<file path="design/flow/design.v">
module axi_addr #(
        parameter AW = 32,
        parameter DW = 32
    )(
    input  [AW-1 : 0] i_last_addr,
    input  [2 : 0]    i_size,
    input  [1 : 0]    i_burst,
    input  [7 : 0]    i_len,
    output reg [AW-1 : 0] o_next_addr
    );
    localparam DSZ = $clog2(DW) - 3;  
    localparam FIXED     = 2'b00,
               INCREMENT = 2'b01,
               WRAP      = 2'b10;
    reg [AW-1 : 0] wrap_mask, increment;
    always @(*) begin
        increment = 0;
        if (i_burst != FIXED) begin
            if (DSZ == 0) begin
                increment = 1;
            end
            else if (DSZ == 1) begin
                increment = i_size[0] ? 2 : 1;
            end
            else if (DSZ == 2) begin
                increment = i_size[1] ? 4 : (i_size[0] ? 2 : 1);
            end
            else if (DSZ == 3) begin
                case (i_size[1 : 0])
                    2'b00: increment = 1;
                    2'b01: increment = 2;
                    2'b10: increment = 4;
                    2'b11: increment = 8;
                endcase
            end
            else begin
                increment = (1 << i_size);
            end
        end
    end
    always @(*) begin
        wrap_mask = 'b0;
        if (i_burst == WRAP) begin
            if (i_len == 1) begin
                wrap_mask = (1 << (i_size + 1));
            end
            else if (i_len == 3) begin
                wrap_mask = (1 << (i_size + 2));
            end
            else if (i_len == 7) begin
                wrap_mask = (1 << (i_size + 3));
            end
            else if (i_len == 15) begin
                wrap_mask = (1 << (i_size + 4));
            end
            wrap_mask = wrap_mask - 1;
            if (AW > 12) begin
                wrap_mask[(AW-1) : ((AW >12) ? 12 : (AW-1))] = 'b0;
            end
        end
    end
    always @(*) begin
        o_next_addr = i_last_addr + increment;
        if (i_burst != FIXED) begin
            if (DSZ < 2) begin
                o_next_addr = i_size[0];
            end
            else if (DSZ < 4) begin
                case(i_size[1 : 0]) 
                    2'b00: o_next_addr        = o_next_addr;
                    2'b01: o_next_addr[0]     = 1'b0;
                    2'b10: o_next_addr[1 : 0] = 'b0;
                    2'b11: o_next_addr[2 : 0] = 'b0;
                endcase
            end
            else begin
                case(i_size) 
                    3'b000: o_next_addr        = o_next_addr;
                    3'b001: o_next_addr[0]     = 1'b0;
                    3'b010: o_next_addr[1 : 0] = 'b0;
                    3'b011: o_next_addr[2 : 0] = 'b0;
                    3'b100: o_next_addr[3 : 0] = 'b0;
                    3'b101: o_next_addr[4 : 0] = 'b0;
                    3'b110: o_next_addr[5 : 0] = 'b0;
                    3'b111: o_next_addr[6 : 0] = 'b0;
                endcase
            end
        end
        if (i_burst[1]) begin
            o_next_addr = (i_last_addr & ~wrap_mask) | (o_next_addr & wrap_mask);
        end
        if (AW > 12) begin
            o_next_addr[(AW-1) : ((AW >12) ? 12 : (AW-1))] = i_last_addr[(AW-1) : ((AW >12) ? 12 : (AW-1))];
        end
    end
endmodule
module axi_slave #(
    parameter AXI_ID_WD   = 2,
    parameter AXI_DATA_WD = 32,
    parameter AXI_ADDR_WD = 32,
    parameter AXI_STRB_WD = 4
    )(
    input                      S_AXI_ACLK,
    input                      S_AXI_ARESETN,
    input  [AXI_ADDR_WD-1 : 0] S_AXI_AWADDR,
    input  [AXI_ID_WD-1   : 0] S_AXI_AWID,
    input  [1 : 0]             S_AXI_AWBURST,
    input  [2 : 0]             S_AXI_AWSIZE,
    input  [7 : 0]             S_AXI_AWLEN,
    input                      S_AXI_AWVALID,
    output                     S_AXI_AWREADY,
    input  [AXI_DATA_WD-1 : 0] S_AXI_WDATA,
    input  [AXI_STRB_WD-1 : 0] S_AXI_WSTRB,
    input                      S_AXI_WLAST,
    input                      S_AXI_WVALID,
    output                     S_AXI_WREADY,
    output [AXI_ID_WD-1   : 0] S_AXI_BID,
    output [1 : 0]             S_AXI_BRESP,
    output                     S_AXI_BVALID,
    input                      S_AXI_BREADY,
    input  [AXI_ADDR_WD-1 : 0] S_AXI_ARADDR,
    input  [AXI_ID_WD-1   : 0] S_AXI_ARID,
    input  [1 : 0]             S_AXI_ARBURST,
    input  [2 : 0]             S_AXI_ARSIZE,
    input  [7 : 0]             S_AXI_ARLEN,
    input                      S_AXI_ARVALID,
    output                     S_AXI_ARREADY,
    output [AXI_DATA_WD-1 : 0] S_AXI_RDATA,
    output                     S_AXI_RLAST,
    output [AXI_ID_WD-1   : 0] S_AXI_RID,
    output [1 : 0]             S_AXI_RRESP,
    output                     S_AXI_RVALID,
    input                      S_AXI_RREADY
    );
    localparam IW = AXI_ID_WD,
               DW = AXI_DATA_WD,
               AW = AXI_ADDR_WD,
               SW = AXI_STRB_WD;
    localparam DW_BYTE = DW >> 3;
    localparam DEPTH   = 1 << 8;
    reg [7 : 0] bank0 [63 : 0];
    reg [7 : 0] bank1 [63 : 0];
    reg [7 : 0] bank2 [63 : 0];
    reg [7 : 0] bank3 [63 : 0];
    reg [AW-1 : 0] awaddr;
    reg [IW-1 : 0] awid;
    reg [1 : 0]    awburst;
    reg [2 : 0]    awsize;
    reg [7 : 0]    awlen;
    reg [AW-1 : 0] araddr;
    reg [IW-1 : 0] arid;
    reg [1 : 0]    arburst;
    reg [2 : 0]    arsize;
    reg [7 : 0]    arlen;
    reg            axi_awready;
    reg            axi_wready;
    reg [IW-1 : 0] axi_bid;
    reg            axi_bvalid;
    reg            axi_arready;
    reg [DW-1 : 0] axi_rdata;
    reg            axi_rlast;
    reg [IW-1 : 0] axi_rid;
    reg            axi_rvalid;
    reg         bvalid_r;
    reg [7 : 0] cur_rlen;
    wire [AW-1 : 0] next_wr_addr;
    wire [AW-1 : 0] next_rd_addr;
    wire awfire = S_AXI_AWVALID  && S_AXI_AWREADY;
    wire wfire  = S_AXI_WVALID   && S_AXI_WREADY;
    wire arfire = S_AXI_ARVALID  && S_AXI_ARREADY;
    wire rfire  = S_AXI_RVALID   && S_AXI_RREADY;
    wire b_pend = S_AXI_BVALID   && !S_AXI_BREADY;
    wire r_pend = S_AXI_RVALID   && !S_AXI_RREADY;
    always @(posedge S_AXI_ACLK) begin
        if (S_AXI_AWREADY) begin
            awaddr  <= S_AXI_AWADDR;
            awid    <= S_AXI_AWID;
            awburst <= S_AXI_AWBURST;
            awlen   <= S_AXI_AWLEN;
            awsize  <= S_AXI_AWSIZE;
        end
        else if (wfire) begin
            awaddr <= next_wr_addr;
        end
    end
    always @(posedge S_AXI_ACLK) begin
        if (!S_AXI_ARESETN) begin
            axi_awready <= 1'b1;
            axi_wready  <= 1'b0;
        end
        else if (awfire) begin
            axi_awready <= 1'b0;
            axi_wready  <= 1'b1;
        end
        else if (wfire) begin
            axi_awready <= S_AXI_WLAST && !b_pend;
            axi_wready  <= !S_AXI_WLAST;
        end
        else if (!S_AXI_AWREADY) begin
            if (axi_wready) begin
                axi_awready <= 1'b0;
            end
            else if (b_pend) begin
                axi_awready <= 1'b0;
            end
            else begin
                axi_awready <= 1'b1;
            end
        end
    end
    always @(posedge S_AXI_ACLK) begin
        if (!b_pend) begin
            axi_bid <= awid;
        end
    end
    always @(posedge S_AXI_ACLK) begin
        if (!S_AXI_ARESETN) begin
            axi_bvalid <= 1'b0;
        end
        else if (wfire && S_AXI_WLAST) begin
            axi_bvalid <= 1'b1;
        end
        else if (S_AXI_BREADY) begin
            axi_bvalid <= bvalid_r;
        end
    end
    always @(posedge S_AXI_ACLK) begin
        if (!S_AXI_ARESETN) begin
            bvalid_r <= 1'b0;
        end
        else if (b_pend && wfire && S_AXI_WLAST) begin
            bvalid_r <= 1'b1;
        end
        else if (S_AXI_BREADY) begin
            bvalid_r <= 1'b0;
        end
    end
    wire [1 : 0] wl0 = 2'd0 - awaddr[1 : 0];
    wire [1 : 0] wl1 = 2'd1 - awaddr[1 : 0];
    wire [1 : 0] wl2 = 2'd2 - awaddr[1 : 0];
    wire [1 : 0] wl3 = 2'd3 - awaddr[1 : 0];
    wire [5 : 0] wrow = awaddr[7 : 2];
    wire [5 : 0] wr0 = wrow + (awaddr[1 : 0] > 2'd0);
    wire [5 : 0] wr1 = wrow + (awaddr[1 : 0] > 2'd1);
    wire [5 : 0] wr2 = wrow + (awaddr[1 : 0] > 2'd2);
    wire [5 : 0] wr3 = wrow;
    always @(posedge S_AXI_ACLK) begin
        if (wfire && S_AXI_WSTRB[wl0]) bank0[wr0] <= S_AXI_WDATA[{wl0, 3'b000} +: 8];
        if (wfire && S_AXI_WSTRB[wl1]) bank1[wr1] <= S_AXI_WDATA[{wl1, 3'b000} +: 8];
        if (wfire && S_AXI_WSTRB[wl2]) bank2[wr2] <= S_AXI_WDATA[{wl2, 3'b000} +: 8];
        if (wfire && S_AXI_WSTRB[wl3]) bank3[wr3] <= S_AXI_WDATA[{wl3, 3'b000} +: 8];
    end
    axi_addr #( 
        .AW(AW),
        .DW(DW)
    ) get_next_wr_addr(
        .i_last_addr(awaddr),
        .i_burst(awburst),
        .i_size(awsize),
        .i_len(awlen),
        .o_next_addr(next_wr_addr)
    );
    assign S_AXI_AWREADY = axi_awready;
    assign S_AXI_WREADY  = axi_wready;
    assign S_AXI_BRESP   = 2'b00;
    assign S_AXI_BVALID  = axi_bvalid;
    assign S_AXI_BID     = axi_bid;
    always @(posedge S_AXI_ACLK) begin
        if (arfire) begin
            araddr  <= S_AXI_ARADDR;
            arid    <= S_AXI_ARID;
            arburst <= S_AXI_ARBURST;
            arlen   <= S_AXI_ARLEN;
            arsize  <= S_AXI_ARSIZE;
        end
        else if (rfire) begin
            araddr <= next_rd_addr;
        end
    end
    always @(posedge S_AXI_ACLK) begin
        if (!S_AXI_ARESETN) begin
            cur_rlen <= 'b0;
        end
        else if (arfire) begin
            cur_rlen <= S_AXI_ARLEN;
        end
        else if (rfire) begin
            cur_rlen <= cur_rlen - 1'b1;
        end
    end
    always @(posedge S_AXI_ACLK) begin
        if (!S_AXI_ARESETN) begin
            axi_arready <= 1'b1;
        end
        else if (arfire) begin
            axi_arready <= 1'b0;
        end
        else if (rfire) begin
            axi_arready <= (cur_rlen == 0);
        end
    end
    always @(posedge S_AXI_ACLK) begin
        if (!S_AXI_ARESETN) begin
            axi_rvalid <= 1'b0;
        end
        else if (arfire) begin
            axi_rvalid <= 1'b1;
        end
        else if (rfire) begin
            axi_rvalid <= (cur_rlen > 0);
        end
    end
    always @(posedge S_AXI_ACLK) begin
        if (!S_AXI_ARESETN) begin
            axi_rlast <= 1'b0;
        end
        else if (arfire) begin
            axi_rlast <= (S_AXI_ARLEN == 'b0);
        end
        else if (rfire) begin
            axi_rlast <= (cur_rlen == 'b1);
        end
    end
    always @(posedge S_AXI_ACLK) begin
        if (arfire) begin
            axi_rid <= S_AXI_ARID;
        end
    end
    axi_addr #( 
        .AW(AW),
        .DW(DW)
    ) get_next_rd_addr(
        .i_last_addr(araddr),
        .i_burst(arburst),
        .i_size(arsize),
        .i_len(arlen),
        .o_next_addr(next_rd_addr)
    );
    wire [5 : 0] rrow = araddr[7 : 2];
    wire [7 : 0] rb0 = bank0[rrow + (araddr[1 : 0] > 2'd0)];
    wire [7 : 0] rb1 = bank1[rrow + (araddr[1 : 0] > 2'd1)];
    wire [7 : 0] rb2 = bank2[rrow + (araddr[1 : 0] > 2'd2)];
    wire [7 : 0] rb3 = bank3[rrow];
    wire [31 : 0] rall = {rb3, rb2, rb1, rb0};
    wire [63 : 0] rdup = {rall, rall};
    always @(*) begin
        axi_rdata = rdup[{araddr[1 : 0], 3'b000} +: 32];
    end
    assign S_AXI_ARREADY = axi_arready;
    assign S_AXI_RVALID  = axi_rvalid;
    assign S_AXI_RDATA   = axi_rdata;
    assign S_AXI_RLAST   = axi_rlast;
    assign S_AXI_RID     = axi_rid;
    assign S_AXI_RRESP   = 2'b00;
endmodule
</file>
<file path="design/flow/config.mk">
export PLATFORM = sky130hd
export DESIGN_NAME = axi_slave
export DESIGN_NICKNAME = axi_slave
export VERILOG_FILES = /design/flow/design.v
export SDC_FILE = /design/flow/constraint.sdc
export NUM_CORES = 4
export LEC_CHECK = 0
export CAP_MARGIN = 20
export CELL_PAD_IN_SITES_DETAIL_PLACEMENT = 0
export CELL_PAD_IN_SITES_GLOBAL_PLACEMENT = 4
export CORE_MARGIN = 2
export CORE_UTILIZATION = 57
export CTS_CLUSTER_DIAMETER = 379
export CTS_CLUSTER_SIZE = 15
export SETUP_SLACK_MARGIN = 1.11
export SLEW_MARGIN = 20
</file>
<file path="design/flow/constraint.sdc">
create_clock -name core_clock -period 4.31 [get_ports {S_AXI_ACLK}]
set_input_delay 0.8620 -clock core_clock [delete_from_list [all_inputs] [get_ports {S_AXI_ACLK}]]
set_output_delay 0.8620 -clock core_clock [all_outputs]
set_load 0.01 [all_outputs]
</file>
<file path="design/flow/run.sh">
#!/bin/bash
# the make line also repeats each setting of config.mk as NAME=value (left out here)
make -C /OpenROAD-flow-scripts/flow DESIGN_CONFIG=/design/flow/config.mk WORK_HOME=/design/flow/orfs CLKGATE_MAP_FILE= finish
</file>
==> results of run 1 <==
==> what timing repair did <==
item                       4_1_cts  5_1_grt
hold buffers                     0        0
gates cloned                     7        2
hold endpoints to repair         0        0
setup endpoints to repair     1478     1081
gates resized                  394      226
pin swaps                       53       63
buffers inserted               114       38
==> stage by stage <==
stage          power [mW]  area, um2  worst slack (ns)  instances
6_report             51.1     103000            -0.956       7301
5_1_grt              52.8     103000             -1.08       7298
4_1_cts              51.0     101000            -0.977       7257
3_5_place_dp         36.6      94600            -0.635       6942
3_3_place_gp         36.4      94600            -0.573       6942
2_1_floorplan        31.3      87200             0.562       4478
==> layout make-up <==
cell class                      count  area [um2]  area share [%]
Timing Repair Buffer              855        8090            7.89
Antenna cell                        4        10.0         0.00976
Tap cell                         2016        2520            2.46
Clock inverter                     13         264           0.258
Sequential cell                  2117       63400            61.8
Inverter                           29         114           0.111
Multi-Input combinational cell   2086       24000            23.4
Clock buffer                      181        4130            4.02
==> per-layer routing <==
layer | GRT usage [%] | vias up | routed length, um
met3 | 5.56 | 251 | 19200
li1 | - | 19800 | -
met1 | 44.0 | 24200 | 93300
met5 | 0 | - | 34
met2 | 44.6 | 1857 | 105000
met4 | 5.66 | 6 | 4020
==> out/metrics.csv, run 1 <==
metric,value,unit
run status,failed layout checks,
SO Viols,negative setup slack,
sw frac,28.2,%
yosys adder share,0.597,%
die area,0.155,mm2
starting DRC count in detailed routing,5018,
drt total wl,221,mm
Leak,33.5,nW
Hold Path Depth,0,
fill count,9727,
Period minus WS final,5.27,ns
fin worst setup slack,-0.956,ns
hpwl dp,145,mm
GP Congestion,0.852,
number of global-route vias before repair,45700,
Synth Register Bits,2117,
Fin Clk Skew,0.0421,ns
"count leader, synth",edfxtp_1,
Tcrit/Tclk final,122,%
"Reg clk slew, reported paths",0.07,ns
simple share,4.50,%
Reg power frac,46.8,%
Ports,184,
reg-to-reg startpoint,awsize[0],
Core Util at FP,57.5,%
Setup Viol. Count Final,32,
GRT overflow,0,
DIE HEIGHT,393,um
Worst Hold End,axi_bid[0],
Final Hold Fails,0,
CP max stage cell,edfxtp_1,
Area Growth Syn to Fin,18.7,%
clk latency late pin,0.82,ns
Biggest consumer,sequential cells,
crit path kind,register to output port,
cells in synth_stat.txt,4475,
cell count along the critical path,13,
Routed WL per cell,30.3,um
ao+oa area frac,2.77,%
CTS root buf,clkbuf_16,
biggest area cells,"edfxtp_1 73%, mux4_2 14%, mux2i_1 2.0%, nor2_1 1.5%, nand2_1 1.1%",
Reg2Reg Depth,13,
Worst Hold Launch,awid[0],
setup TNS,-27.94,ns
"area leader, netlist",edfxtp_1,
hold_ws,0.423,ns
worst-margin pin slew,1.10,ns
FP Rows,142,
Slew headroom,26.7,%
CTS max path bufs,3,
initial antenna violation count,6,
xor+xnor area frac,0.622,%
Worst setup SP type,register,
Mapped Cells,4475,
synthesized area,0.0864,mm2
YS chip area,0.0864,mm2
crit path max fanout,8,
Synth top area share,72.9,%
post-synthesis sequential area ratio,73.4,%
htree depth,4,
top_reg_cell synth,edfxtp_1,
Die Wd,393,um
FMAX,0.190,GHz
clock power share,26.6,%
Top logic family,multiplexers,
Int Power,36.7,mW
Log Warnings,93,
critical-path cell list,"nor2_4, inv_4, ha_4, buf_12, buf_12, mux4_2, mux2_4, o32ai_4, a221oi_2, mux2_4, mux2i_2, mux2i_1, buf_2",
sequential power,23.9,mW
Comb power frac,26.6,%
clk sinks,2117,
clock-net power,13.6,mW
all-layer global routing usage,28.9,%
first-pass GRT wire length,317,mm
CTS Buf Count,159,
vias,46100,
detailed-route DRC error count,0,
combinational group power,13.6,mW
CP Data Arrival Time,4.40,ns
WP data required,3.45,ns
largest net degree at the start of global routing,65,
total net switching power,14.4,mW
"slowest stage delay, CP",0.52,ns
clock tree from TritonCTS,built,
Peak VDD IR,515,uV
Vias/cell,6.32,
Cell variety after synth,88,
top post-synthesis cells by count,"2096 x edfxtp_1, 528 x mux4_2, 347 x nor2_1",
Final Util,68.3,%
CP endpoint,S_AXI_RDATA[19],
Mux cell area share,16.6,%
final-stage net count,5426,
Worst Path Buf+Inv,4,
Max Cap Viol,0,
Syn Area/Cell,19.3,um2
Port Buffers,131,
area of the core,0.150,mm2
"EDFF count, synth",2096,
Final Max-Slew Violation Tally,0,
drt pass-1 iters,8,
post-route ant nets,0,
register-to-register setup slack,1.14,ns
Top delay family on crit path,multiplexers,
worst min-delay path class,register to register,
pwr/cell area,498,mW/mm2
Syn. warnings,2,
RSZ-0062 raised after global routing,yes,
Crit. End Element,output port,
ys async rst share,0,%
==> inputs of run 2 (changes only) <==
Settings changed: CELL_PAD_IN_SITES_DETAIL_PLACEMENT 0 to 2, CORE_UTILIZATION 57 to 30, CTS_CLUSTER_DIAMETER 379 to unset, CTS_CLUSTER_SIZE 15 to unset, PLACE_DENSITY set to 0.5, SETUP_SLACK_MARGIN 1.11 to unset.
Clock period 4.31 ns to 5.57 ns, I/O delays scaled along.
==> run 2 against run 1 <==
Against the previous run:
- critical path type unchanged
- final area increased by 3.3%
- sequential share of layout area is 2.0 points lower
- largest power group unchanged
- largest cell class unchanged
- total power shrank 11%
- critical path depth increased by 3
- area after synthesis is the same
- highest routed layer is now met4
- non-clock buffer count fell by 168
- the layout still fails its checks (negative setup slack)
==> out/metrics.csv, run 2 <==
metric,value,unit,change
Placed Area,0.0952,mm2,+0.62%
Max Cap Viol,0,,unchanged
"count leader, synth",edfxtp_1,,
pwr/cell area,431,mW/mm2,-14%
RSZ-0062 raised after global routing,yes,,
synthesized area,0.0864,mm2,unchanged
clock power share,35.8,%,+9.2 points
Worst setup SP type,register,,
SO Viols,negative setup slack,,
all-layer global routing usage,19.9,%,-9.1 points
CTS max path bufs,4,,+1
cell count along the critical path,16,,+3
ao+oa area frac,2.77,%,unchanged
Area Growth Syn to Fin,22.6,%,
fill count,27300,,+180%
Synth top area share,72.9,%,unchanged
top post-synthesis cells by count,"2096 x edfxtp_1, 528 x mux4_2, 347 x nor2_1",,
Top logic family,multiplexers,,
Vias/cell,5.01,,-21%
crit path max fanout,7,,-1
CTS root buf,clkbuf_16,,
final-stage net count,5361,,-1.2%
Log Warnings,90,,-3.2%
Final Max-Slew Violation Tally,0,,unchanged
clk sinks,2117,,unchanged
register-to-register setup slack,1.18,ns,+0.04 ns
Register Area,0.0634,mm2,unchanged
Tcrit/Tclk final,101,%,-22 points
detailed-route DRC error count,0,,unchanged
Int Power,32.4,mW,-12%
Syn Area/Cell,19.3,um2,unchanged
sequential power,18.5,mW,-23%
Final Cell Area,0.106,mm2,+3.3%
htree depth,5,,+1
Hold Path Depth,0,,unchanged
hold_buf cts,0,,unchanged
Worst Path Buf+Inv,7,,+3
biggest area cells,"edfxtp_1 73%, mux4_2 14%, mux2i_1 2.0%, nor2_1 1.5%, nand2_1 1.1%",,
simple share,4.50,%,unchanged
Syn. warnings,2,,unchanged
YS chip area,0.0864,mm2,unchanged
clk latency late pin,0.89,ns,+0.07 ns
starting DRC count in detailed routing,2978,,-41%
yosys adder share,0.597,%,unchanged
GRT overflow,0,,unchanged
die area,0.292,mm2,+89%
vias,45800,,-0.62%
Crit. End Element,output port,,
worst-margin pin slew,1.14,ns,+0.0382 ns
post-synthesis sequential area ratio,73.4,%,unchanged
FMAX,0.178,GHz,
total net switching power,13.2,mW,-8.3%
Fin Clk Skew,0.0392,ns,-0.00293 ns
Setup Viol. Count Final,5,,-84%
Core Util at FP,30.2,%,-27 points
first-pass GRT wire length,411,mm,+29%
top_reg_cell synth,edfxtp_1,,
clock-net power,16.3,mW,+20%
number of global-route vias before repair,50800,,+11%
CP max stage cell,mux4_2,,
Final Util,37.1,%,-31 points
Port Buffers,131,,unchanged
Cell variety after synth,88,,unchanged
Reg2Reg Depth,6,,-7
xor+xnor area frac,0.622,%,unchanged
Synth Register Bits,2117,,unchanged
Slew headroom,24.2,%,-2.5 points
hpwl dp,191,mm,+31%
Worst Hold End,axi_bid[1],,
Reg power frac,40.7,%,-6.1 points
drt pass-1 iters,5,,-3
worst min-delay path class,register to register,,
Ports,184,,unchanged
Worst Hold Launch,awid[1],,
"EDFF count, synth",2096,,unchanged
reg2reg end,bank2[57][1],,
"area leader, netlist",edfxtp_1,,
Comb power frac,23.5,%,-3.1 points
Final Hold Fails,0,,unchanged
cells in synth_stat.txt,4475,,unchanged
combinational group power,10.7,mW,-21%
Top delay family on crit path,multiplexers,,
Die Wd,541,um,+37%
"Reg clk slew, reported paths",0.05,ns,-0.02 ns
WP data required,4.46,ns,+1.01 ns
Peak VDD IR,237,uV,-54%
run status,failed layout checks,,
clock tree from TritonCTS,built,,
Routed WL per cell,31.9,um,+5.3%
Mux cell area share,16.6,%,unchanged
Biggest consumer,sequential cells,,
CP endpoint,S_AXI_RDATA[21],,
fin worst setup slack,-0.0354,ns,+0.920 ns
CTS Buf Count,262,,+65%
critical-path cell list,"buf_6, nor2_4, inv_4, ha_4, buf_12, buf_12, buf_6, mux4_2, mux2_4, o32ai_2, buf_4, a221oi_4, mux2_4, mux2i_4, mux2i_1, buf_2",,
DIE HEIGHT,541,um,+37%
sw frac,29.0,%,+0.79 points
Comb gate area,0.0229,mm2,-4.6%
drt total wl,292,mm,+32%
post-layout power,45.6,mW,-11%
Period minus WS final,5.61,ns,
Mapped Cells,4475,,unchanged
Leak,34.3,nW,+2.3%
GP Congestion,0.731,,-14%
ys async rst share,0,%,unchanged
post-route ant nets,0,,unchanged
FP Rows,196,,+38%
area of the core,0.286,mm2,+90%
largest net degree at the start of global routing,65,,unchanged
crit path kind,register to output port,,
initial antenna violation count,15,,+9
CP Data Arrival Time,4.49,ns,+0.09 ns
"slowest stage delay, CP",0.49,ns,-0.03 ns
[run 2: timing repair]
item / 4_1_cts / 5_1_grt
buffers inserted: 69 / 39
resized: 346 / 49
endpoints found under the setup margin: 32 / 32
gates cloned: 15 / 3
pin swaps: 34 / 17
[run 2: routing by layer]
layer | GRT usage [%] | share of wire, % | vias up
met5 | 0 | 0 | -
met4 | 4.33 | 1.8 | 0
met3 | 1.92 | 2.4 | 336
met2 | 34.2 | 51 | 639
met1 | 27.1 | 45 | 25100
li1 | - | - | 19800
[run 2: per-stage QoR]
stage / setup slack, ns / hold slack, ns / setup TNS, ns / std cells
2_1_floorplan: 1.06 / 0.400 / 0 / 4478
5_1_grt: -0.207 / 0.431 / -3.72 / 9144
3_5_place_dp: 0.00182 / 0.409 / 0 / 8563
6_report: -0.0354 / 0.418 / -0.0971 / 9147
3_3_place_gp: 0.00473 / 0.405 / 0 / 8563
4_1_cts: -0.147 / 0.422 / -2.77 / 9102
[run 2: layout make-up]
class                           count  area share, %
Antenna cell                        8         0.0189
Clock buffer                      338           6.59
Tap cell                         3762           4.45
Sequential cell                  2117           59.9
Timing Repair Buffer              687           6.34
Inverter                           29          0.105
Multi-Input combinational cell   2086           21.6
Clock inverter                    120           1.00
==> inputs of run 3 (changes only) <==
Settings changed: CAP_MARGIN 20 to 40, CELL_PAD_IN_SITES_DETAIL_PLACEMENT 2 to 1, CELL_PAD_IN_SITES_GLOBAL_PLACEMENT 4 to 2, CORE_UTILIZATION 30 to 20, CTS_CLUSTER_SIZE set to 76, MAX_ROUTING_LAYER set to met4, MIN_ROUTING_LAYER set to met2, PLACE_DENSITY 0.5 to unset, SETUP_SLACK_MARGIN set to -0.75, SLEW_MARGIN 20 to 35, TNS_END_PERCENT set to 45.
Clock period 5.57 ns to 8.73 ns, I/O delays scaled along.
==> run 3 against run 2 <==
Against the previous run:
- largest cell class unchanged
- final cell count is 18% higher
- via count increased by 27%
- critical path depth shrank 2
- clock skew increased by 0.14 ns
- first-iteration DRC count rose to 3.2 times the previous value
- routed wire length shrank 11%
- critical endpoint is now S_AXI_RDATA[26]
- area after synthesis unchanged
- sequential cell count unchanged
- combinational power decreased by 46%
- the run now finishes clean
- global-route usage decreased by 1.6 points
- worst hold slack better by 0.0042 ns
==> out/metrics.csv, run 3 <==
metric,value,unit,change
drt pass-1 iters,8,,+3
Top delay family on crit path,AND-OR/OR-AND gates,,
top post-synthesis cells by count,"2096 x edfxtp_1, 528 x mux4_2, 347 x nor2_1",,
largest net degree at the start of global routing,81,,+25%
detailed-route DRC error count,0,,unchanged
number of global-route vias before repair,68400,,+35%
vias,58400,,+27%
pre-CTS setup slack,1.61,ns,+1.61 ns
die area,0.437,mm2,+50%
final-stage net count,5075,,-5.3%
FMAX,0.123,GHz,
Comb power frac,21.1,%,-2.4 points
Vias/cell,5.39,,+7.6%
hpwl dp,163,mm,-14%
top_reg_cell synth,edfxtp_1,,
GRT overflow,0,,unchanged
Core Util at FP,20.1,%,-10 points
drt total wl,259,mm,-11%
initial antenna violation count,2,,-13
fill count,45400,,+66%
biggest area cells,"edfxtp_1 73%, mux4_2 14%, mux2i_1 2.0%, nor2_1 1.5%, nand2_1 1.1%",,
Syn Area/Cell,19.3,um2,unchanged
CP endpoint,S_AXI_RDATA[26],,
synthesized area,0.0864,mm2,unchanged
CTS root buf,clkbuf_16,,
all-layer global routing usage,18.3,%,-1.6 points
crit path max fanout,39,,+32
clock-net power,9.90,mW,-39%
met3 Use GR,21.5,%,+20 points
Cell variety after synth,88,,unchanged
first-pass GRT wire length,365,mm,-11%
"EDFF count, synth",2096,,unchanged
CP max stage cell,o32ai_1,,
clock power share,35.9,%,about the same
fin worst setup slack,0.572,ns,+0.607 ns
Crit. End Element,output port,,
Area Growth Syn to Fin,20.8,%,
area of the core,0.430,mm2,+51%
setup TNS,0,ns,+0.0971 ns
clk sinks,2117,,unchanged
reg2reg end,bank2[49][1],,
CTS max path bufs,4,,unchanged
Top logic family,multiplexers,,
Final Hold Fails,0,,unchanged
register-to-register setup slack,4.02,ns,+2.84 ns
total net switching power,7.97,mW,-40%
critical-path cell list,"buf_6, nor2_1, inv_1, ha_4, ha_4, buf_12, mux4_2, mux2_2, o32ai_1, a221oi_1, mux2_2, a21oi_1, mux2i_1, clkdlybuf4s50_1",,
DIE HEIGHT,661,um,+22%
Setup Viol. Count Final,0,,-5
Mux cell area share,16.6,%,unchanged
cell count along the critical path,14,,-2
"slowest stage delay, CP",0.81,ns,+0.32 ns
Fin Clk Skew,0.175,ns,+0.136 ns
htree depth,4,,-1
Hold Path Depth,0,,unchanged
yosys adder share,0.597,%,unchanged
GR Util met2,22.9,%,-11 points
pwr/cell area,264,mW/mm2,-39%
starting DRC count in detailed routing,9463,,+220%
Max Cap Viol,0,,unchanged
Port Buffers,131,,unchanged
Reg2Reg Depth,8,,+2
post-layout power,27.5,mW,-40%
clock tree from TritonCTS,built,,
crit path kind,register to output port,,
CTS resizes,0,,-100%
Ports,184,,unchanged
Int Power,19.6,mW,-40%
post-synthesis sequential area ratio,73.4,%,unchanged
combinational group power,5.81,mW,-46%
Synth top area share,72.9,%,unchanged
placed insts,10200,,+20%
gr busiest metal,met2,,
Worst setup SP type,register,,
YS chip area,0.0864,mm2,unchanged
CP Data Arrival Time,6.41,ns,+1.92 ns
Slew headroom,29.8,%,+5.6 points
cells in synth_stat.txt,4475,,unchanged
worst-margin pin slew,1.05,ns,-0.0865 ns
run status,timing/DRC/antenna clean,,
RSZ-0062 raised after global routing,no,,
Peak VDD IR,214,uV,-10%
sw frac,28.9,%,-0.094 points
post-CTS setup repair buffer count,0,,-100%
Synth Register Bits,2117,,unchanged
ys async rst share,0,%,unchanged
Layout Cells excl Fill,10800,,+18%
Syn. warnings,2,,unchanged
"Reg clk slew, reported paths",0.06,ns,about the same
CTS Buf Count,225,,-14%
simple share,4.50,%,unchanged
xor+xnor area frac,0.622,%,unchanged
Reg power frac,42.9,%,+2.2 points
worst min-delay path class,register to register,,
post-route ant nets,0,,unchanged
ao+oa area frac,2.77,%,unchanged
"area leader, netlist",edfxtp_1,,
Mapped Cells,4475,,unchanged
Biggest consumer,sequential cells,,
WP data required,6.98,ns,+2.52 ns
FP Rows,241,,+23%
Worst Hold Launch,awid[0],,
Worst Path Buf+Inv,4,,-3
Period minus WS final,8.16,ns,
Tcrit/Tclk final,93.5,%,-7.2 points
Final Max-Slew Violation Tally,0,,unchanged
Log Warnings,87,,-3.3%
Worst Hold End,axi_bid[0],,
clk latency late pin,1.00,ns,+0.11 ns
Leak,32.2,nW,-6.0%
"count leader, synth",edfxtp_1,,
GP Congestion,0.877,,+20%
sequential power,11.8,mW,-36%
hold_buf cts,0,,unchanged
Die Wd,661,um,+22%
Routed WL per cell,23.9,um,-25%
met1 GRT Util,0,%,-27 points
run 3: routing by layer:
layer	routed length, um	up-vias
li1	-	19100
met3	99300	1323
met4	16400	0
met5	0	-
met2	144000	18000
met1	0	19900
run 3: through the flow:
| stage | hold slack, ns | util (%) | cell area [um2] |
|---|---|---|---|
| after floorplan | 0.400 | - | 86400 |
| after global placement | 0.401 | 22.1 | 94900 |
| after detailed placement | 0.411 | 22.2 | 95300 |
| after CTS | 0.426 | 23.9 | 103000 |
| after global routing | 0.431 | 24.2 | 104000 |
| final | 0.423 | 24.2 | 104000 |
run 3: final cells by class:
type                            instances  area, um2  area share [%]
Timing Repair Buffer                  438       3980            3.81
Antenna cell                           47        118           0.113
Multi-Input combinational cell       2086      22200            21.3
Clock inverter                        141       1590            1.52
Sequential cell                      2117      63400            60.7
Tap cell                             5710       7140            6.85
Inverter                               29        110           0.106
Clock buffer                          264       5800            5.56
==> inputs of run 4 (changes only) <==
Settings changed: CAP_MARGIN 40 to 15, CELL_PAD_IN_SITES_DETAIL_PLACEMENT 1 to 0, CELL_PAD_IN_SITES_GLOBAL_PLACEMENT 2 to 0, CORE_UTILIZATION 20 to 72, CTS_CLUSTER_SIZE 76 to 51, GPL_ROUTABILITY_DRIVEN set to 1, MAX_ROUTING_LAYER met4 to unset, MIN_ROUTING_LAYER met2 to met1, PLACE_DENSITY_LB_ADDON set to 0.0, SETUP_SLACK_MARGIN -0.75 to 1.39, SLEW_MARGIN 35 to 20, TNS_END_PERCENT 45 to 65.
Clock period 8.73 ns to 4.81 ns, I/O delays scaled along.
==> run 4 against run 3 <==
Against the previous run:
- now fails the layout checks on negative setup slack
- routed wire length shrank 2.7%
- setup slack got worse by 1.4 ns
- area after synthesis did not move
- non-clock buffer count is 275 higher
- critical endpoint is now S_AXI_RDATA[16]
- largest power group unchanged
==> out/metrics.csv, run 4 <==
metric,value,unit,change
run status,failed layout checks,,
SO Viols,negative setup slack,,
Log Warnings,90,,+3.4%
"count leader, synth",edfxtp_1,,
area of the core,0.119,mm2,-72%
Placed Area,0.0927,mm2,-2.7%
biggest area cells,"edfxtp_1 73%, mux4_2 14%, mux2i_1 2.0%, nor2_1 1.5%, nand2_1 1.1%",,
pre-CTS setup slack,-0.123,ns,-1.73 ns
first-pass GRT wire length,344,mm,-5.9%
Syn Area/Cell,19.3,um2,unchanged
Crit. End Element,output port,,
starting DRC count in detailed routing,8283,,-12%
Worst Path Buf+Inv,5,,+1
xor+xnor area frac,0.622,%,unchanged
post-route ant nets,0,,unchanged
detailed-route DRC error count,0,,unchanged
Final Cell Area,0.103,mm2,-1.5%
hold_ws,0.427,ns,+0.00413 ns
yosys adder share,0.597,%,unchanged
Syn. warnings,2,,unchanged
Synth Register Bits,2117,,unchanged
Top logic family,multiplexers,,
CTS max path bufs,3,,-1
CTS Buf Count,200,,-11%
pwr/cell area,487,mW/mm2,+84%
Biggest consumer,sequential cells,,
post-synthesis sequential area ratio,73.4,%,unchanged
Peak VDD IR,478,uV,+120%
Slew headroom,29.4,%,-0.38 points
CTS root buf,clkbuf_16,,
cells in synth_stat.txt,4475,,unchanged
critical-path cell list,"buf_6, clkinv_1, nor2_4, ha_4, buf_12, buf_6, mux4_2, nand2_1, nand4_1, a32oi_2, o2111ai_1, o21ai_1, o211ai_1, buf_2",,
clock-net power,15.9,mW,+61%
Area Growth Syn to Fin,19.0,%,
worst-margin pin slew,1.06,ns,+0.00831 ns
hpwl dp,138,mm,-16%
final-stage net count,5325,,+4.9%
Hold Path Depth,0,,unchanged
RSZ-0062 raised after global routing,yes,,
Worst Hold End,axi_bid[0],,
FMAX,0.177,GHz,
htree depth,4,,unchanged
fin worst setup slack,-0.843,ns,-1.41 ns
Routed WL per cell,36.4,um,+52%
Setup Viol. Count Final,32,,+32
Final Max-Slew Violation Tally,0,,unchanged
Leak,33.6,nW,+4.4%
Port Buffers,131,,unchanged
Cell variety after synth,88,,unchanged
"EDFF count, synth",2096,,unchanged
drt total wl,252,mm,-2.7%
initial antenna violation count,12,,+10
number of global-route vias before repair,50200,,-27%
die area,0.123,mm2,-72%
synthesized area,0.0864,mm2,unchanged
hold_buf cts,0,,unchanged
Tcrit/Tclk final,118,%,+24 points
largest net degree at the start of global routing,65,,-20%
Worst Hold Launch,awid[0],,
crit path kind,register to output port,,
register-to-register setup slack,1.21,ns,-2.81 ns
"Reg clk slew, reported paths",0.06,ns,about the same
Core Util at FP,72.3,%,+52 points
GP Congestion,0.934,,+6.6%
Mapped Cells,4475,,unchanged
Final Hold Fails,0,,unchanged
clk latency late pin,0.84,ns,-0.16 ns
Ports,184,,unchanged
Fin Clk Skew,0.0244,ns,-0.150 ns
Crit path top cell by count,buf_6,,
top_reg_cell synth,edfxtp_1,,
reg2reg end,bank2[33][4],,
total net switching power,14.5,mW,+82%
CP endpoint,S_AXI_RDATA[16],,
sw frac,29.1,%,+0.13 points
Die Wd,350,um,-47%
GRT overflow,0,,unchanged
Top delay family on crit path,AND-OR/OR-AND gates,,
DIE HEIGHT,350,um,-47%
cell count along the critical path,14,,unchanged
FP Rows,127,,-47%
Max Cap Viol,0,,unchanged
combinational group power,12.6,mW,+120%
"slowest stage delay, CP",0.60,ns,-0.21 ns
WP data required,3.85,ns,-3.13 ns
ao+oa area frac,2.77,%,unchanged
crit path max fanout,8,,-79%
Synth top area share,72.9,%,unchanged
simple share,4.50,%,unchanged
Reg2Reg Depth,6,,-2
clk sinks,2117,,unchanged
"area leader, netlist",edfxtp_1,,
Mux cell area share,16.6,%,unchanged
sequential power,21.5,mW,+82%
all-layer global routing usage,39.8,%,+22 points
Vias/cell,7.38,,+37%
clock tree from TritonCTS,built,,
Int Power,35.5,mW,+81%
CP Data Arrival Time,4.69,ns,-1.72 ns
Register Area,0.0634,mm2,unchanged
Worst setup SP type,register,,
Comb power frac,25.3,%,+4.2 points
Period minus WS final,5.65,ns,
vias,51100,,-12%
top post-synthesis cells by count,"2096 x edfxtp_1, 528 x mux4_2, 347 x nor2_1",,
worst min-delay path class,register to register,,
Comb gate area,0.0239,mm2,+7.7%
CP max stage cell,mux4_2,,
Reg power frac,42.9,%,about the same
drt pass-1 iters,7,,-1
ys async rst share,0,%,unchanged
YS chip area,0.0864,mm2,unchanged
setup TNS,-21.31,ns,-21.31 ns
fill count,4741,,-90%
clock power share,31.8,%,-4.1 points
-- run 4: timing repair --
action | 4_1_cts | 5_1_grt
gates cloned | 10 | 2
setup buffers | 74 | 54
gates resized | 451 | 211
setup endpoints to repair | 937 | 1092
pin swaps | 57 | 35
-- run 4: final cells by class --
cell class                      count  area share (%)
Sequential cell                  2117            61.7
Multi-Input combinational cell   2086            23.3
Timing Repair Buffer              713            6.70
Clock buffer                      245            5.12
Tap cell                         1612            1.96
Clock inverter                    126            1.13
Inverter                           29           0.108
Antenna cell                        3         0.00731
-- run 4: stage by stage --
stage	cells	util [%]	total power [mW]
6_report	6931	86.0	50.0
5_1_grt	6928	86.0	50.8
4_1_cts	6872	84.8	48.7
3_5_place_dp	6417	77.6	32.1
3_3_place_gp	6417	77.6	31.9
2_1_floorplan	4478	-	27.9
-- run 4: per-layer routing --
metal / up-vias / global-route usage (%) / routed length, um
met5: - / 0 / 106
met4: 14 / 18.1 / 15300
met3: 1032 / 12.6 / 36400
met2: 4661 / 61.7 / 120000
met1: 25700 / 52.8 / 80300
li1: 19700 / - / -
==> inputs of run 5 (changes only) <==
Settings changed: CAP_MARGIN 15 to 20, CELL_PAD_IN_SITES_DETAIL_PLACEMENT 0 to 2, CELL_PAD_IN_SITES_GLOBAL_PLACEMENT 0 to 4, CORE_UTILIZATION 72 to 11, CTS_CLUSTER_SIZE 51 to unset, GPL_ROUTABILITY_DRIVEN 1 to unset, MIN_ROUTING_LAYER met1 to unset, PLACE_DENSITY set to 0.5, PLACE_DENSITY_LB_ADDON 0.0 to unset, SETUP_SLACK_MARGIN 1.39 to unset, TNS_END_PERCENT 65 to unset.
Clock period 4.81 ns to 15.2 ns, I/O delays scaled along.
==> run 5 against run 4 <==
Against the previous run:
- the run now finishes clean
- global-route usage fell by 33 points
- non-clock buffer count fell by 476
- sequential share of layout area fell by 3.3 points
- routed wire length rose by 15%
- utilization fell by 72 points
- clock power fell by 63%
==> out/metrics.csv, run 5 <==
metric,value,unit,change
run status,timing/DRC/antenna clean,,
drt pass-1 iters,6,,-1
DIE HEIGHT,890,um,+150%
Log Warnings,90,,unchanged
vias,43700,,-14%
final-stage net count,4888,,-8.2%
post-route ant nets,0,,unchanged
Vias/cell,2.84,,-61%
register-to-register setup slack,10.18,ns,+8.97 ns
clock tree from TritonCTS,built,,
Hold Path Depth,0,,unchanged
top_reg_cell synth,edfxtp_1,,
"EDFF count, synth",2096,,unchanged
Final Hold Fails,0,,unchanged
simple share,4.50,%,unchanged
ys async rst share,0,%,unchanged
CP endpoint,S_AXI_RDATA[5],,
FP Rows,325,,+160%
hpwl dp,192,mm,+39%
Worst Hold End,axi_bid[0],,
starting DRC count in detailed routing,2467,,-70%
reg2reg end,bank0[27][7],,
Mapped Cells,4475,,unchanged
Synth top area share,72.9,%,unchanged
clk latency late pin,0.99,ns,+0.15 ns
sequential power,6.81,mW,-68%
CP max stage cell,edfxtp_1,,
Peak VDD IR,116,uV,-76%
Final Max-Slew Violation Tally,0,,unchanged
Comb gate area,0.0219,mm2,-8.4%
total net switching power,4.63,mW,-68%
Slew headroom,27.3,%,-2.1 points
"slowest stage delay, CP",0.86,ns,+0.26 ns
Int Power,11.3,mW,-68%
"Reg clk slew, reported paths",0.07,ns,about the same
yosys adder share,0.597,%,unchanged
Routed WL per cell,18.9,um,-48%
Crit path top cell by count,mux2i_1,,
Cell variety after synth,88,,unchanged
synthesized area,0.0864,mm2,unchanged
Mux cell area share,16.6,%,unchanged
largest net degree at the start of global routing,102,,+57%
Syn Area/Cell,19.3,um2,unchanged
Tcrit/Tclk final,71.3,%,-46 points
ao+oa area frac,2.77,%,unchanged
CTS resizes,0,,-100%
Worst setup SP type,register,,
biggest area cells,"edfxtp_1 73%, mux4_2 14%, mux2i_1 2.0%, nor2_1 1.5%, nand2_1 1.1%",,
crit path max fanout,91,,+83
setup TNS,0,ns,+21.31 ns
Area Growth Syn to Fin,25.8,%,
Fin Clk Skew,0.104,ns,+0.0792 ns
Reg power frac,42.8,%,about the same
"area leader, netlist",edfxtp_1,,
hold_buf cts,0,,unchanged
htree depth,4,,unchanged
post-CTS setup repair buffer count,0,,-100%
clock power share,37.3,%,+5.5 points
all-layer global routing usage,7.13,%,-33 points
Core Util at FP,11.0,%,-61 points
RSZ-0062 raised after global routing,no,,
pre-CTS setup slack,5.00,ns,+5.12 ns
Syn. warnings,2,,unchanged
"count leader, synth",edfxtp_1,,
Register Area,0.0634,mm2,unchanged
combinational group power,3.17,mW,-75%
post-synthesis sequential area ratio,73.4,%,unchanged
drt total wl,291,mm,+15%
Port Buffers,131,,unchanged
Synth Register Bits,2117,,unchanged
number of global-route vias before repair,49300,,-1.8%
FMAX,0.0923,GHz,
post-layout power,15.9,mW,-68%
clk sinks,2117,,unchanged
Top delay family on crit path,buffers and inverters,,
Comb power frac,19.9,%,-5.4 points
Final Util,13.9,%,-72 points
worst-margin pin slew,1.06,ns,+0.00346 ns
CTS max path bufs,4,,+1
CP Data Arrival Time,7.79,ns,+3.10 ns
Leak,31.2,nW,-7.1%
GP Congestion,0.702,,-25%
Biggest consumer,sequential cells,,
GRT overflow,0,,unchanged
fin worst setup slack,4.37,ns,+5.21 ns
Top logic family,multiplexers,,
WP data required,12.16,ns,+8.31 ns
first-pass GRT wire length,405,mm,+18%
area of the core,0.783,mm2,+560%
fill count,87200,,+1700%
Crit. End Element,output port,,
cell count along the critical path,12,,-2
critical-path cell list,"clkinv_2, nor2_1, ha_4, buf_12, mux4_2, mux2i_1, o21ai_0, a32oi_1, o221ai_1, a21oi_1, mux2i_1, clkdlybuf4s50_1",,
cells in synth_stat.txt,4475,,unchanged
worst min-delay path class,register to register,,
Reg2Reg Depth,7,,+1
Worst Path Buf+Inv,3,,-2
YS chip area,0.0864,mm2,unchanged
xor+xnor area frac,0.622,%,unchanged
crit path kind,register to output port,,
Period minus WS final,10.83,ns,
sw frac,29.1,%,+0.064 points
Max Cap Viol,0,,unchanged
Ports,184,,unchanged
Die Wd,890,um,+150%
CTS Buf Count,239,,+20%
CTS root buf,clkbuf_16,,
die area,0.792,mm2,+550%
top post-synthesis cells by count,"2096 x edfxtp_1, 528 x mux4_2, 347 x nor2_1",,
Worst Hold Launch,awid[0],,
clock-net power,5.93,mW,-63%
detailed-route DRC error count,0,,unchanged
initial antenna violation count,37,,+25
pwr/cell area,146,mW/mm2,-70%
Setup Viol. Count Final,0,,-100%
[run 5: area by class of cell]
class                   count  share of cell area, %
diodes                     12                 0.0276
clock buffers             285                   5.70
clock inverters           157                   1.59
inverters                  29                  0.101
multi-input cells        2086                   20.2
flip-flops and latches   2117                   58.3
well taps               10500                   12.1
repair buffers            237                   2.00
[run 5: stage by stage]
step	hold slack (ns)	std cells	area, um2
2_1_floorplan	0.400	4478	86400
3_3_place_gp	0.413	14900	101000
3_5_place_dp	0.419	14900	101000
4_1_cts	0.433	15400	109000
5_1_grt	0.438	15400	109000
6_report	0.425	15400	109000
[run 5: routing by layer]
metal / vias up / track usage, % / share of wire, %
met2: 671 / 12.7 / 51
met5: - / 0 / 0.012
met4: 6 / 1.59 / 2.4
li1: 18800 / - / -
met1: 23800 / 9.02 / 44
met3: 361 / 1.11 / 3.2
==> inputs of run 6 (changes only) <==
Settings changed: ABC_AREA set to 1, CAP_MARGIN 20 to 15, CELL_PAD_IN_SITES_GLOBAL_PLACEMENT 4 to 1, CORE_MARGIN 2 to 7, CORE_UTILIZATION 11 to 53, GPL_ROUTABILITY_DRIVEN set to 1, GPL_TIMING_DRIVEN set to 1, MIN_ROUTING_LAYER set to met1, PLACE_DENSITY 0.5 to unset, PLACE_DENSITY_LB_ADDON set to 0.06, SETUP_SLACK_MARGIN set to 1.06, SLEW_MARGIN 20 to 35, TNS_END_PERCENT set to 95.
Clock period 15.2 ns to 12.4 ns, I/O delays scaled along.
==> run 6 against run 5 <==
Against the previous run:
- the run now fails in detailed placement
- die area fell by 78%
- synthesized cell count rose by 52%
- area after synthesis rose by 1.8%
==> out/metrics.csv, run 6 <==
metric,value,unit,change
run status,aborted with a tool error,,
Last stage,detailed placement,,
First Err,[ERROR DPL-0033] detailed placement checks failed during check placement.,,
Core Util at FP,53.3,%,+42 points
xor+xnor area frac,0.447,%,-0.17 points
YS chip area,0.0879,mm2,+1.8%
yosys adder share,0.586,%,-0.011 points
"count leader, synth",edfxtp_1,,
FP Rows,149,,-54%
Syn Area/Cell,12.9,um2,-33%
simple share,9.43,%,+4.9 points
"area leader, netlist",edfxtp_1,,
Mux cell area share,2.14,%,-15 points
"EDFF count, synth",2096,,unchanged
post-synthesis sequential area ratio,72.1,%,-1.3 points
Synth Register Bits,2117,,unchanged
area of the core,0.165,mm2,-79%
Synth top area share,71.6,%,-1.3 points
Syn. warnings,2,,unchanged
ys async rst share,0,%,unchanged
Port Buffers,131,,unchanged
synthesized area,0.0879,mm2,+1.8%
GP Congestion,0.837,,+19%
Top logic family,AND-OR/OR-AND gates,,
DIE HEIGHT,421,um,-53%
Ports,184,,unchanged
biggest area cells,"edfxtp_1 72%, nor2_1 6.5%, o21ai_0 4.9%, mux2i_1 2.1%, o211ai_1 2.1%",,
Mapped Cells,6822,,+52%
top_reg_cell synth,edfxtp_1,,
top post-synthesis cells by count,"2096 x edfxtp_1, 1521 x nor2_1, 862 x o21ai_0",,
die area,0.177,mm2,-78%
Die Wd,421,um,-53%
Cell variety after synth,47,,-47%
cells in synth_stat.txt,6822,,+52%
ao+oa area frac,12.1,%,+9.3 points
[run 6: per-stage QoR]
| stage | hold WS (ns) | std cells | total power, mW |
|---|---|---|---|
| floorplan | 0.400 | 6825 | 11.2 |
| global placement | 0.475 | 8782 | 12.7 |
==> inputs of run 7 (changes only) <==
Settings changed: ABC_AREA 1 to unset, CAP_MARGIN 15 to 20, CELL_PAD_IN_SITES_DETAIL_PLACEMENT 2 to 0, CELL_PAD_IN_SITES_GLOBAL_PLACEMENT 1 to 0, CORE_MARGIN 7 to 2, CORE_UTILIZATION 53 to 62, GPL_ROUTABILITY_DRIVEN 1 to unset, GPL_TIMING_DRIVEN 1 to unset, MIN_ROUTING_LAYER met1 to unset, PLACE_DENSITY set to 0.5, PLACE_DENSITY_LB_ADDON 0.06 to unset, SETUP_SLACK_MARGIN 1.06 to unset, SLEW_MARGIN 35 to 20, TNS_END_PERCENT 95 to unset.
Clock period 12.4 ns to 7.61 ns, I/O delays scaled along.
==> run 7 against run 6 <==
Against the previous run:
- the run now finishes clean
- die area down 20%
- area after synthesis down 1.8%
- synthesized cell count down 34%
==> out/metrics.csv, run 7 <==
metric,value,unit,change
run status,timing/DRC/antenna clean,,
total net switching power,8.09,mW,
synthesized area,0.0864,mm2,-1.8%
"area leader, netlist",edfxtp_1,,
first-pass GRT wire length,298,mm,
clock-net power,9.93,mW,
post-route ant nets,0,,
ys async rst share,0,%,unchanged
CP endpoint,S_AXI_RDATA[28],,
CTS Buf Count,206,,
drt total wl,207,mm,
Top logic family,multiplexers,,
Tcrit/Tclk final,98.5,%,
cells in synth_stat.txt,4475,,-34%
Comb gate area,0.0219,mm2,
crit path kind,register to output port,,
DIE HEIGHT,377,um,-10%
Comb power frac,20.2,%,
Syn. warnings,2,,unchanged
clock power share,33.6,%,
Core Util at FP,62.7,%,+9.3 points
Reg power frac,46.1,%,
Syn Area/Cell,19.3,um2,+50%
WP data required,6.09,ns,
CTS root buf,clkbuf_16,,
Mapped Cells,4475,,-34%
Mux cell area share,16.6,%,+15 points
starting DRC count in detailed routing,5616,,
top post-synthesis cells by count,"2096 x edfxtp_1, 528 x mux4_2, 347 x nor2_1",,
largest net degree at the start of global routing,65,,
biggest area cells,"edfxtp_1 73%, mux4_2 14%, mux2i_1 2.0%, nor2_1 1.5%, nand2_1 1.1%",,
"count leader, synth",edfxtp_1,,
Final Util,70.1,%,
worst min-delay path class,register to register,,
worst-margin pin slew,1.14,ns,
CP max stage cell,edfxtp_1,,
initial antenna violation count,12,,
hpwl dp,129,mm,
yosys adder share,0.597,%,+0.011 points
Biggest consumer,sequential cells,,
hold_ws,0.424,ns,
"EDFF count, synth",2096,,unchanged
fill count,8612,,
sw frac,27.4,%,
die area,0.142,mm2,-20%
crit path max fanout,28,,
htree depth,4,,
clock tree from TritonCTS,built,,
clk latency late pin,0.84,ns,
Hold Path Depth,0,,
xor+xnor area frac,0.622,%,+0.17 points
Cell variety after synth,88,,+87%
Port Buffers,131,,unchanged
"Reg clk slew, reported paths",0.06,ns,
Fin Clk Skew,0.0180,ns,
drt pass-1 iters,6,,
Reg2Reg Depth,8,,
Max Cap Viol,0,,
Period minus WS final,7.50,ns,
FMAX,0.133,GHz,
CP Data Arrival Time,5.97,ns,
vias,44300,,
Worst Path Buf+Inv,3,,
FP Rows,136,,-8.7%
Worst setup SP type,register,,
combinational group power,5.97,mW,
Synth top area share,72.9,%,+1.3 points
simple share,4.50,%,-4.9 points
cell count along the critical path,13,,
Vias/cell,6.65,,
detailed-route DRC error count,0,,
pwr/cell area,305,mW/mm2,
GRT overflow,0,,
reg2reg end,bank0[19][1],,
number of global-route vias before repair,43700,,
Leak,30.7,nW,
Worst Hold Launch,awid[0],,
clk sinks,2117,,
Log Warnings,89,,
Final Max-Slew Violation Tally,0,,
ao+oa area frac,2.77,%,-9.3 points
Peak VDD IR,267,uV,
Slew headroom,24.2,%,
all-layer global routing usage,29.5,%,
final-stage net count,4867,,
CTS max path bufs,3,,
GP Congestion,0.890,,+6.3%
critical-path cell list,"nor2_1, inv_1, ha_4, ha_4, buf_4, mux4_2, mux2_2, o32ai_1, a221oi_1, mux2_2, a21oi_1, mux2i_1, clkdlybuf4s50_1",,
Worst Hold End,axi_bid[0],,
Ports,184,,unchanged
Area Growth Syn to Fin,11.9,%,
Die Wd,377,um,-10%
top_reg_cell synth,edfxtp_1,,
area of the core,0.138,mm2,-16%
YS chip area,0.0864,mm2,-1.8%
sequential power,13.6,mW,
register-to-register setup slack,2.86,ns,
Crit. End Element,output port,,
Setup Viol. Count Final,0,,
Routed WL per cell,31.0,um,
Int Power,21.4,mW,
Final Hold Fails,0,,
"slowest stage delay, CP",0.64,ns,
post-synthesis sequential area ratio,73.4,%,+1.3 points
Synth Register Bits,2117,,unchanged
Register Area,0.0634,mm2,
Top delay family on crit path,multiplexers,,
-- run 7: routing by layer --
| layer | track usage, % | wire [um] | vias up |
|---|---|---|---|
| met2 | 44.3 | 96100 | 2180 |
| met3 | 6.93 | 22300 | 307 |
| met5 | 0 | 65 | - |
| li1 | - | - | 18800 |
| met1 | 44.2 | 83300 | 23000 |
| met4 | 7.98 | 4850 | 14 |
-- run 7: layout make-up --
type	instances	share of cell area [%]
diodes	7	0.0181
clock buffers	255	5.63
clock inverters	129	1.17
inverters	29	0.113
multi-input cells	2086	22.7
flip-flops and latches	2117	65.6
well taps	1794	2.32
repair buffers	249	2.51
-- run 7: metrics by stage --
stage / cell area, um2 / worst slack (ns) / std cells / total power [mW] / setup TNS, ns
after floorplan: 86400 / 2.70 / 4478 / 17.5 / 0
final: 96700 / 0.115 / 6666 / 29.5 / 0
after CTS: 96600 / 0.149 / 6658 / 29.6 / 0
after global routing: 96700 / -0.00496 / 6660 / 30.4 / -0.00702
after detailed placement: 90000 / 1.08 / 6274 / 19.8 / 0
after global placement: 90000 / 1.10 / 6274 / 19.7 / 0
-- run 7: timing repair --
item	4_1_cts	5_1_grt
buffers inserted	0	1
endpoints found under the setup margin	0	17
hold buffers	0	0
resized	0	6
==> inputs of run 8 (changes only) <==
Settings changed: CELL_PAD_IN_SITES_GLOBAL_PLACEMENT 0 to 4, CORE_UTILIZATION 62 to 58, PLACE_DENSITY 0.5 to unset, SETUP_SLACK_MARGIN set to 1.42.
Clock period 7.61 ns to 5.85 ns, I/O delays scaled along.
==> run 8 against run 7 <==
Against the previous run:
- still clean
- via count up 1.4%
- routed wire length up 5.4%
- area after synthesis unchanged
- register-to-register slack worse by 1.5 ns
- sequential cell count unchanged
- clock power up 31%
- clock skew up 0.0062 ns
- total power up 35%
- utilization down 2.5 points
- sequential share of layout area down 2.2 points
- critical path depth up 4
- setup slack worse by 0.040 ns
- critical endpoint is now S_AXI_RDATA[25]
==> out/metrics.csv, run 8 <==
metric,value,unit,change
crit path kind,register to output port,,
CP endpoint,S_AXI_RDATA[25],,
fill count,9575,,+11%
combinational group power,9.29,mW,+56%
Setup Viol. Count Final,0,,unchanged
Top logic family,multiplexers,,
Final Hold Fails,0,,unchanged
Worst Path Buf+Inv,8,,+5
sequential power,17.7,mW,+30%
area of the core,0.148,mm2,+7.3%
WP data required,4.68,ns,-1.41 ns
Routed WL per cell,31.3,um,+0.83%
htree depth,4,,unchanged
die area,0.152,mm2,+6.8%
detailed-route DRC error count,0,,unchanged
xor+xnor area frac,0.622,%,unchanged
starting DRC count in detailed routing,5025,,-11%
hpwl dp,136,mm,+4.9%
CP max stage cell,edfxtp_1,,
post-route ant nets,0,,unchanged
Comb power frac,23.2,%,+3.0 points
post-synthesis sequential area ratio,73.4,%,unchanged
vias,44900,,+1.4%
Port Buffers,131,,unchanged
Peak VDD IR,283,uV,+5.9%
setup TNS,0,ns,unchanged
"EDFF count, synth",2096,,unchanged
"area leader, netlist",edfxtp_1,,
Synth top area share,72.9,%,unchanged
Max Cap Viol,0,,unchanged
critical-path cell list,"nor2_4, inv_2, ha_4, ha_4, buf_4, buf_12, buf_16, buf_16, mux4_2, nor2_4, nor2_4, o211ai_1, and2_4, buf_6, a211oi_2, buf_4, clkdlybuf4s15_2",,
CTS max path bufs,3,,unchanged
cell count along the critical path,17,,+4
"Reg clk slew, reported paths",0.06,ns,about the same
Slew headroom,23.2,%,-1.0 points
fin worst setup slack,0.0747,ns,-0.0398 ns
RSZ-0062 raised after global routing,yes,,
Tcrit/Tclk final,98.7,%,+0.23 points
all-layer global routing usage,29.1,%,-0.41 points
CTS root buf,clkbuf_16,,
Ports,184,,unchanged
reg2reg end,bank2[35][0],,
total net switching power,11.0,mW,+37%
"count leader, synth",edfxtp_1,,
sw frac,27.6,%,+0.25 points
Final Max-Slew Violation Tally,0,,unchanged
crit path max fanout,7,,-75%
synthesized area,0.0864,mm2,unchanged
register-to-register setup slack,1.37,ns,-1.49 ns
Vias/cell,6.45,,-3.0%
Syn Area/Cell,19.3,um2,unchanged
Reg2Reg Depth,7,,-1
Crit path top cell by count,nor2_4,,
"slowest stage delay, CP",0.56,ns,-0.08 ns
Mux cell area share,16.6,%,unchanged
simple share,4.50,%,unchanged
drt pass-1 iters,6,,unchanged
worst-margin pin slew,1.14,ns,+0.00725 ns
biggest area cells,"edfxtp_1 73%, mux4_2 14%, mux2i_1 2.0%, nor2_1 1.5%, nand2_1 1.1%",,
initial antenna violation count,5,,-7
DIE HEIGHT,390,um,+3.4%
pwr/cell area,399,mW/mm2,+31%
ao+oa area frac,2.77,%,unchanged
final-stage net count,5041,,+3.6%
Crit. End Element,output port,,
cells in synth_stat.txt,4475,,unchanged
Biggest consumer,sequential cells,,
ys async rst share,0,%,unchanged
Final Cell Area,0.100,mm2,+3.5%
top post-synthesis cells by count,"2096 x edfxtp_1, 528 x mux4_2, 347 x nor2_1",,
top_reg_cell synth,edfxtp_1,,
clock-net power,13.0,mW,+31%
Period minus WS final,5.78,ns,
GP Congestion,0.823,,-7.5%
clock power share,32.5,%,-1.1 points
Top delay family on crit path,buffers and inverters,,
Synth Register Bits,2117,,unchanged
clk sinks,2117,,unchanged
Leak,32.2,nW,+4.9%
Reg power frac,44.2,%,-1.9 points
Cell variety after synth,88,,unchanged
Final Util,67.7,%,-2.5 points
worst min-delay path class,register to register,,
Mapped Cells,4475,,unchanged
first-pass GRT wire length,314,mm,+5.2%
CP Data Arrival Time,4.61,ns,-1.36 ns
Die Wd,390,um,+3.4%
number of global-route vias before repair,45200,,+3.5%
Placed Area,0.0909,mm2,+0.99%
clock tree from TritonCTS,built,,
largest net degree at the start of global routing,65,,unchanged
Int Power,28.9,mW,+35%
CTS Buf Count,206,,unchanged
placed insts,6487,,+3.4%
Worst setup SP type,register,,
Worst Hold End,axi_bid[0],,
Syn. warnings,2,,unchanged
Log Warnings,93,,+4.5%
Hold Path Depth,0,,unchanged
hold_buf cts,0,,unchanged
GRT overflow,0,,unchanged
pre-CTS setup slack,0.278,ns,-0.797 ns
FMAX,0.173,GHz,
FP Rows,141,,+3.7%
Area Growth Syn to Fin,15.8,%,
drt total wl,218,mm,+5.4%
Fin Clk Skew,0.0241,ns,+0.00617 ns
Worst Hold Launch,awid[0],,
clk latency late pin,0.83,ns,about the same
Core Util at FP,58.4,%,-4.2 points
Layout Cells excl Fill,6968,,+4.5%
YS chip area,0.0864,mm2,unchanged
yosys adder share,0.597,%,unchanged
run status,timing/DRC/antenna clean,,
## run 8: timing repair
action	4_1_cts	5_1_grt
buffers inserted	62	12
gates cloned	22	2
pin swaps	30	28
gates resized	268	105
endpoints found under the setup margin	32	154
## run 8: per-stage QoR
stage               total power [mW]  hold WS, ns
finish                          39.9        0.422
CTS                             39.9        0.421
global placement                25.9        0.402
global route                    41.2        0.433
floorplan                       22.7        0.400
detailed placement              26.0        0.406
## run 8: layout make-up
class | instances | area (um2) | share of cell area [%]
antenna | 1 | 2.50 | 0.00250
inverter | 29 | 110 | 0.110
clock inverter | 123 | 1180 | 1.18
multi-input combinational | 2086 | 22800 | 22.8
tap | 1930 | 2410 | 2.41
sequential | 2117 | 63400 | 63.4
timing repair buffer | 423 | 4720 | 4.72
clock buffer | 259 | 5460 | 5.46
## run 8: per-layer routing
metal	vias to the layer above	track usage [%]	part of all wire [%]
li1	19200	-	-
met2	1902	45.2	47
met4	4	6.56	2.0
met5	-	0	0.013
met1	23600	44.0	42
met3	269	4.98	8.3
==> inputs of run 9 (changes only) <==
Settings changed: ABC_AREA set to 1, CELL_PAD_IN_SITES_GLOBAL_PLACEMENT 4 to 0, CORE_UTILIZATION 58 to 44, PLACE_DENSITY set to 0.5, SETUP_SLACK_MARGIN 1.42 to 0.42.
Clock period 5.85 ns to 3.31 ns, I/O delays scaled along.
==> run 9 against run 8 <==
Against the previous run:
- now fails the layout checks on negative setup slack
- largest power group unchanged
- global-route usage decreased by 3.5 points
- largest cell class unchanged
- routed wire length up 22%
- via count rose by 31%
==> out/metrics.csv, run 9 <==
metric,value,unit,change
vias,58800,,+31%
WP data required,2.65,ns,-2.03 ns
GR Util met2,42.6,%,-2.6 points
Tcrit/Tclk final,144,%,+45 points
Routed WL per cell,25.4,um,-19%
Die Wd,451,um,+16%
Int Power,53.5,mW,+85%
Crit. End Element,output port,,
Worst Path Buf+Inv,7,,-1
CP endpoint,S_AXI_RDATA[9],,
pwr/cell area,707,mW/mm2,+77%
Cell variety after synth,47,,-47%
Ports,184,,unchanged
Register Area,0.0634,mm2,unchanged
synthesized area,0.0879,mm2,+1.8%
Syn Area/Cell,12.9,um2,-33%
Log Warnings,90,,-3.2%
Period minus WS final,4.75,ns,
clock tree from TritonCTS,built,,
CTS root buf,clkbuf_16,,
Hold Path Depth,1,,+1
combinational group power,21.9,mW,+140%
met1 GRT Util,35.0,%,-9.0 points
ao+oa area frac,12.1,%,+9.3 points
CP Data Arrival Time,4.09,ns,-0.52 ns
Peak VDD IR,572,uV,+100%
Comb gate area,0.0243,mm2,+6.9%
pre-CTS setup slack,-1.32,ns,-1.60 ns
fin worst setup slack,-1.44,ns,-1.52 ns
biggest area cells,"edfxtp_1 72%, nor2_1 6.5%, o21ai_0 4.9%, mux2i_1 2.1%, o211ai_1 2.1%",,
Placed Area,0.0986,mm2,+8.5%
top post-synthesis cells by count,"2096 x edfxtp_1, 1521 x nor2_1, 862 x o21ai_0",,
clock power share,31.2,%,-1.3 points
critical-path cell list,"inv_2, nand2_2, ha_4, ha_4, buf_12, buf_4, nor2_1, o21ai_0, o21ai_1, o21ai_1, o22ai_1, buf_4, o211ai_1, nand2_4, buf_12, inv_4, nand2_1, o21ai_2, o21ai_2, buf_2",,
starting DRC count in detailed routing,5683,,+13%
initial antenna violation count,0,,-5
htree depth,4,,unchanged
run status,failed layout checks,,
Biggest consumer,sequential cells,,
Mapped Cells,6822,,+52%
area of the core,0.199,mm2,+35%
post-route ant nets,0,,unchanged
"area leader, netlist",edfxtp_1,,
"count leader, synth",edfxtp_1,,
fill count,16500,,+72%
simple share,9.43,%,+4.9 points
Worst Hold Launch,S_AXI_AWLEN[5],,
crit path kind,register to output port,,
SO Viols,negative setup slack,,
post-layout power,77.6,mW,+94%
FP Rows,164,,+16%
Leak,37.2,nW,+16%
die area,0.203,mm2,+34%
Synth Register Bits,2117,,unchanged
final-stage net count,7790,,+55%
worst-margin pin slew,1.05,ns,-0.0930 ns
largest net degree at the start of global routing,65,,unchanged
all-layer global routing usage,25.6,%,-3.5 points
Max Cap Viol,0,,unchanged
sequential power,31.5,mW,+78%
Top logic family,AND-OR/OR-AND gates,,
Final Util,55.1,%,-13 points
post-synthesis sequential area ratio,72.1,%,-1.3 points
Setup Viol. Count Final,32,,+32
register-to-register setup slack,0.12,ns,-1.25 ns
YS chip area,0.0879,mm2,+1.8%
Comb power frac,28.3,%,+5.1 points
cells in synth_stat.txt,6822,,+52%
clock-net power,24.2,mW,+86%
"slowest stage delay, CP",0.43,ns,-0.13 ns
Worst Hold End,awlen[5],,
detailed-route DRC error count,0,,unchanged
CTS Buf Count,218,,+5.8%
Mux cell area share,2.14,%,-15 points
clk sinks,2117,,unchanged
reg2reg end,bank1[15][5],,
Vias/cell,5.63,,-13%
Area Growth Syn to Fin,24.8,%,
Port Buffers,131,,unchanged
CTS max path bufs,3,,unchanged
Fin Clk Skew,0.0270,ns,+0.00290 ns
Top delay family on crit path,AND-OR/OR-AND gates,,
"Reg clk slew, reported paths",0.06,ns,about the same
GP Congestion,0.893,,+8.5%
DIE HEIGHT,451,um,+16%
GRT overflow,0,,unchanged
"EDFF count, synth",2096,,unchanged
setup TNS,-43.41,ns,-43.41 ns
worst min-delay path class,input pin to register,,
Reg2Reg Depth,11,,+4
ys async rst share,0,%,unchanged
drt pass-1 iters,6,,unchanged
Slew headroom,29.7,%,+6.5 points
FMAX,0.210,GHz,
Synth top area share,71.6,%,-1.3 points
xor+xnor area frac,0.447,%,-0.17 points
number of global-route vias before repair,57400,,+27%
Core Util at FP,44.1,%,-14 points
crit path max fanout,8,,+1
gr busiest metal,met2,,
CP max stage cell,edfxtp_1,,
run 9: area by class of cell:
cell class	instances	share of cell area, %
clock inverter	137	1.09
tap	2656	3.03
timing repair inverter	1	0.00798
sequential	2117	57.7
clock buffer	269	5.26
inverter	166	0.646
timing repair buffer	1014	10.0
multi-input combinational	4094	22.2
run 9: what timing repair did:
action / 4_1_cts / 5_1_grt
buffers inserted: 42 / 37
hold buffers: 0 / 0
pin swaps: 105 / 100
gates cloned: 22 / 9
setup endpoints to repair: 1482 / 1583
gates resized: 501 / 256
run 9: per-stage QoR:
step           hold WS (ns)  cells
6_report              0.359  10500
5_1_grt               0.326  10500
4_1_cts               0.295  10400
3_5_place_dp          0.472   9938
3_3_place_gp          0.473   9938
2_1_floorplan         0.400   6825
run 9: per-layer routing:
layer	share of wire [%]	up-vias
met5	0	-
met4	3.5	0
met3	4.9	363
met2	49	1643
met1	43	29700
li1	-	27100
Power figures rest on the tool's default switching activity, not on a simulated workload.
